==> flow/design.v (excerpt) <==
module  SOBEL(clk,reset,busy,ready,iaddr,idata,cdata_rd,cdata_wr,caddr_rd,caddr_wr,cwr,crd,csel	);
Size: ~160 flip-flops, roughly 81 I/O pins, about 0.012 mm2 of cells after synthesis.
clock: 9.6 ns
lec_check: 0
cap_margin: 20
core_aspect_ratio: 0.5
core_margin: 2
core_utilization: 63
cts_cluster_diameter: 290
cts_cluster_size: 47
place_density: 0.36
setup_slack_margin: 2.82
slew_margin: 20
tns_end_percent: 40
run.sh (not shown) runs the stock make flow with config.mk's settings and CLKGATE_MAP_FILE=.
Then changed:
Settings changed: CORE_ASPECT_RATIO 0.5 to not set, CORE_UTILIZATION 63 to 40, CTS_CLUSTER_DIAMETER 290 to 393, CTS_CLUSTER_SIZE 47 to 95, PLACE_DENSITY 0.36 to 0.35, SETUP_SLACK_MARGIN 2.82 to not set, TNS_END_PERCENT 40 to not set.
- die size went up by well over a third
- first-iteration DRC count went down by a quarter to a third
- area after synthesis stays the same
- utilization went down by 28 points
- critical path depth went down by 2
Then changed:
Settings changed: CORE_UTILIZATION 40 to 22, CTS_CLUSTER_DIAMETER 393 to not set, CTS_CLUSTER_SIZE 95 to not set, PLACE_DENSITY 0.35 to not set.
Clock period 9.6 ns to 9.3 ns, I/O delays scaled along.
Outcome: Non-clock buffer count went up by 13; final area is higher by 5.0%; fmax increases by 1.3%; wire length is higher by 3.4%.
Then changed:
Settings changed: CORE_UTILIZATION 22 to 61, SETUP_SLACK_MARGIN set to 1.89.
Clock period 9.3 ns to 6.92 ns, I/O delays scaled along.
Now the flow produced a layout that fails on negative setup slack.
Fmax goes up by 5.8%.
Die size came out lower by 63%.
Wire length rises by 4.1%.
Setup slack got worse by 1.9 ns.
Non-clock buffer count grows by 128.
Count of clock-buffer cells in the layout stays the same.
Cell area increases by 4.3%.
Area after synthesis does not change.
Core utilization increases by 54 points.
Final cell count goes down by 15%.
Then changed:
Settings changed: CORE_UTILIZATION 61 to 66, SETUP_SLACK_MARGIN 1.89 to not set.
Clock period 6.92 ns to 7.95 ns, I/O delays scaled along.
Result: The changed run ran to the end with violations: negative setup slack. Count of clock-buffer cells in the layout rose by 3. Sequential share of layout area rose by 0.58 points. Global-route usage rose by 2.5 points. Synthesized area is unchanged. Maximum frequency fell by 3.2%. Critical path depth rose by 6. Non-clock buffer count fell by 19. Cell area fell by 2.4%. Synthesized cell count does not change.

The RTL this note starts from:
==> flow/design.v <==
`timescale 1ns/10ps
module  SOBEL(clk,reset,busy,ready,iaddr,idata,cdata_rd,cdata_wr,caddr_rd,caddr_wr,cwr,crd,csel	);
	input clk,reset;
	input ready;
	input [7:0] idata;
	input [7:0] cdata_rd;
	output reg busy;
	output reg [16:0] iaddr;
	output reg [7:0] cdata_wr;
	output [15:0] caddr_rd;
	output reg [15:0] caddr_wr;
	output reg cwr;
	output crd;
	output reg [1:0] csel;
	assign caddr_rd = 16'd0;
	assign crd = 1'b0;
	localparam IDLE = 2'd0, READ = 2'd1, WRITE = 2'd2, DONE = 2'd3;
	reg [1:0] state;
	reg [3:0] count;
	reg [16:0] count_iaddr;    
	reg [16:0] w_count;        
	reg [71:0] pixel_value;    
	reg [7:0] sobel_x;
	wire [71:0] win = {idata, pixel_value[63:0]};
	wire [7:0] p0 = win[7:0],   p1 = win[15:8],  p2 = win[23:16];
	wire [7:0] p3 = win[31:24], p5 = win[47:40];
	wire [7:0] p6 = win[55:48], p7 = win[63:56], p8 = win[71:64];
	wire signed [11:0] gx = $signed({4'b0, p0}) + $signed({3'b0, p3, 1'b0}) + $signed({4'b0, p6})
	                      - $signed({3'b0, p5, 1'b0}) - $signed({4'b0, p2}) - $signed({4'b0, p8});
	wire signed [11:0] gy_r = $signed({4'b0, pixel_value[7:0]}) + $signed({3'b0, pixel_value[15:8], 1'b0}) + $signed({4'b0, pixel_value[23:16]})
	                        - $signed({3'b0, pixel_value[63:56], 1'b0}) - $signed({4'b0, pixel_value[55:48]}) - $signed({4'b0, pixel_value[71:64]});
	function [7:0] clamp(input signed [11:0] v);
		if (v > 255) clamp = 8'd255;
		else if (v < 0) clamp = 8'd0;
		else clamp = v[7:0];
	endfunction
	wire [8:0] temp_combine = sobel_x + cdata_wr + 9'd1;
	always @(posedge clk)
	begin
		if (reset) begin
			state <= IDLE;
			busy <= 1'b0;
			cwr <= 1'b0;
			csel <= 2'b00;
			count <= 4'd0;
			iaddr <= 17'd0;
			count_iaddr <= 17'd0;
			w_count <= 17'd0;
			caddr_wr <= 16'd0;
			cdata_wr <= 8'd0;
		end
		else begin
			case (state)
			IDLE: begin
				if (ready) begin
					busy <= 1'b1;
					state <= READ;
					count <= 4'd0;
					count_iaddr <= 17'd0;
					iaddr <= 17'd0;
					w_count <= 17'd0;
				end
			end
			READ: begin
				pixel_value[count*8 +: 8] <= idata;
				if (count == 4'd8) begin
					cwr <= 1'b1;
					csel <= 2'b01;
					cdata_wr <= clamp(gx);
					sobel_x <= clamp(gx);
					caddr_wr <= w_count[15:0];
					state <= WRITE;
				end
				else begin
					if (count == 4'd2 || count == 4'd5)
						iaddr <= iaddr + 17'd256;
					else
						iaddr <= iaddr + 17'd1;
					count <= count + 4'd1;
				end
			end
			WRITE: begin
				if (csel == 2'b01) begin
					csel <= 2'b10;
					cdata_wr <= clamp(gy_r);
				end
				else if (csel == 2'b10) begin
					csel <= 2'b11;
					cdata_wr <= temp_combine[8:1];
				end
				else begin
					cwr <= 1'b0;
					csel <= 2'b00;
					count <= 4'd0;
					w_count <= w_count + 17'd1;
					if (w_count == 17'd65535) begin
						busy <= 1'b0;
						state <= DONE;
					end
					else begin
						state <= READ;
						if (count_iaddr % 258 == 255) begin
							count_iaddr <= count_iaddr + 17'd3;
							iaddr <= count_iaddr + 17'd3;
						end
						else begin
							count_iaddr <= count_iaddr + 17'd1;
							iaddr <= count_iaddr + 17'd1;
						end
					end
				end
			end
			default: ;
			endcase
		end
	end
endmodule
Settings: LEC_CHECK=0, ABC_AREA=1, CAP_MARGIN=20, CORE_MARGIN=2, CORE_UTILIZATION=72, CTS_CLUSTER_DIAMETER=231, PLACE_DENSITY_LB_ADDON=0.19, SETUP_SLACK_MARGIN=-0.56, SLEW_MARGIN=20; clock period 8.39 ns.
The first run completed and failed the layout checks on setup timing.
Edit:
- CORE_UTILIZATION: 72 -> 60
- CTS_CLUSTER_DIAMETER: 231 -> not set
- PLACE_DENSITY_LB_ADDON: 0.19 -> not set
- SETUP_SLACK_MARGIN: -0.56 -> not set
- clock period: 8.39 -> 8.57 ns (I/O delays scaled with it)
After rerunning: This time the run completed with no timing, DRC or antenna violations; die size goes up by about 20%; via count goes down by 7.1%; sequential share of layout area goes down by 1.2 points; worst hold slack stays flat; cell count goes up by about 4%; register-to-register slack improves by 350 ps; synthesized cell count stays the same; critical path depth goes down by 7.
Edit:
- CORE_UTILIZATION: 60 -> 70
- SETUP_SLACK_MARGIN: not set -> 1.89
- clock period: 8.57 -> 9.87 ns (I/O delays scaled with it)
After rerunning:
- The new run reached the layout checks and failed them: setup timing
- routed wire length rose by 36%
- setup slack got worse by 780 ps
- final area fell by 0.95%
- clock skew stays flat
- final cell count fell by 4.5%
- sequential share of layout area rose by 0.30 points
